==> branch juniper <==
==> flow/design.v (excerpt) <==
module microP(
    input clk,
    input reset,
    output [7:0] imem_addr,
    input [16:0] imem_data,
    output [7:0] dmem_addr,
    output [7:0] dmem_wdata,
    output dmem_we,
    input [7:0] dmem_rdata,
    input [7:0] data_in,
    output out_we,
    output [7:0] data_out_col,
    output [7:0] data_out_addr
    );
Settings: LEC_CHECK=0, ABC_AREA=1, CAP_MARGIN=20, CORE_MARGIN=2, CORE_UTILIZATION=65, CTS_CLUSTER_DIAMETER=374, CTS_CLUSTER_SIZE=100, PLACE_DENSITY=0.4, SLEW_MARGIN=20, TNS_END_PERCENT=10; clock period 2.5 ns.
run.sh (not shown) runs the stock make flow with config.mk's settings and CLKGATE_MAP_FILE=.
==> inputs of branch cedar, as changes to branch juniper <==
Settings changed: ABC_AREA 1 to not set, CORE_UTILIZATION 65 to 40, CTS_CLUSTER_DIAMETER 374 to not set, CTS_CLUSTER_SIZE 100 to not set, PLACE_DENSITY 0.4 to 0.6, TNS_END_PERCENT 10 to not set.
==> flow/constraint.sdc (replaced) <==
create_clock -name core_clock -period 4.5 [get_ports {clk}]
set_input_delay 0.9000 -clock core_clock [delete_from_list [all_inputs] [get_ports {clk}]]
set_output_delay 0.9000 -clock core_clock [all_outputs]
set_load 0.01 [all_outputs]
==> inputs of branch zinc, as changes to branch juniper <==
Settings changed: CORE_UTILIZATION 65 to 58, CTS_CLUSTER_DIAMETER 374 to not set, CTS_CLUSTER_SIZE 100 to not set, PLACE_DENSITY 0.4 to 0.6, TNS_END_PERCENT 10 to not set.
==> flow/constraint.sdc (replaced) <==
create_clock -name core_clock -period 2.83 [get_ports {clk}]
set_input_delay 0.5660 -clock core_clock [delete_from_list [all_inputs] [get_ports {clk}]]
set_output_delay 0.5660 -clock core_clock [all_outputs]
set_load 0.01 [all_outputs]
==> summary of the runs <==
Against branch cedar, the clock skew of branch zinc is higher by 0.041 ns. Against branch zinc, the non-clock buffer count of branch cedar is lower by 107. In branch zinc the setup slack is lower than in branch cedar, by 0.62 ns. Branch zinc finished with setup timing left. Branch cedar completed with no timing, DRC or antenna violations. Branch juniper stopped in 5_1_grt on GRT-0232. Worst hold slack: branch zinc is lower than branch cedar (0.013 ns). Core utilization: branch cedar is lower than branch zinc (29 points). Of branch zinc and branch cedar, branch zinc has the higher first-iteration DRC count (gap about 65%, measured against branch cedar). Against branch juniper, the area after synthesis of branch cedar is lower by about 1.6%. Between branch zinc and branch cedar, the lower final cell count is in branch cedar (gap 27%, measured against branch cedar). Between branch zinc and branch cedar, the lower power is in branch cedar (gap 140%, measured against branch cedar). Against branch zinc, the critical path depth of branch cedar is lower by 16. Cell area: branch zinc is larger than branch cedar (12%).
==> figures <==
metric                                              branch juniper         branch zinc       branch cedar
Outcome                                             did not finish     failed layout checks     finished clean
Last stage reached                                         5_1_grt                   -                  -
Reasons for failing layout checks                                -        setup timing                  -
Number of nets at the end of the flow                            -                1605               1126
Registers                                                        -                 162                162
Hold Path End                                                    -   PC_2[3]$_DFFE_PN_  MD_w[1]$_DFFE_PP_
Fraction of the mapped netlist area in adder cells           4.71%               4.71%              4.79%
Detailed route wirelength on metal3                              -             3150 µm            1550 µm
Die height                                                  127 µm              134 µm             159 µm
Power drawn by the clock network                                 -             2.64 mW            1.77 mW
Fraction of area in registers                                    -               33.4%              37.2%
Mux cell area share after synthesis                             0%                  0%              11.9%
Sum of routed wire segments on met1                              -            12600 µm           12200 µm
Top layer in use                                                 -                met4               met4
Cell area after technology mapping                        9770 µm²            9770 µm²           9610 µm²
Net Sw Power                                                     -             4.70 mW            1.56 mW
Clock Latency Late Sink                                          -             0.51 ns            0.47 ns
Count of multi-input gates                                       -                 895                643
Fin area                                                         -           13000 µm²          11700 µm²
Cell depth of the worst flop-to-flop path                        -                  19                  3
Yosys chip area                                           9770 µm²            9770 µm²           9610 µm²
Max-Slew Margin vs Limit                                         -               61.7%              45.2%
Crit. Startpoint                                                 -  BUS_B[0]$_DFFE_PN_  MD_w[0]$_DFFE_PP_
Via density per instance                                         -                5.78               5.52
Power attributed to combinational cells                          -             5.21 mW             970 µW
Power is estimated from default activity; no workload was simulated.
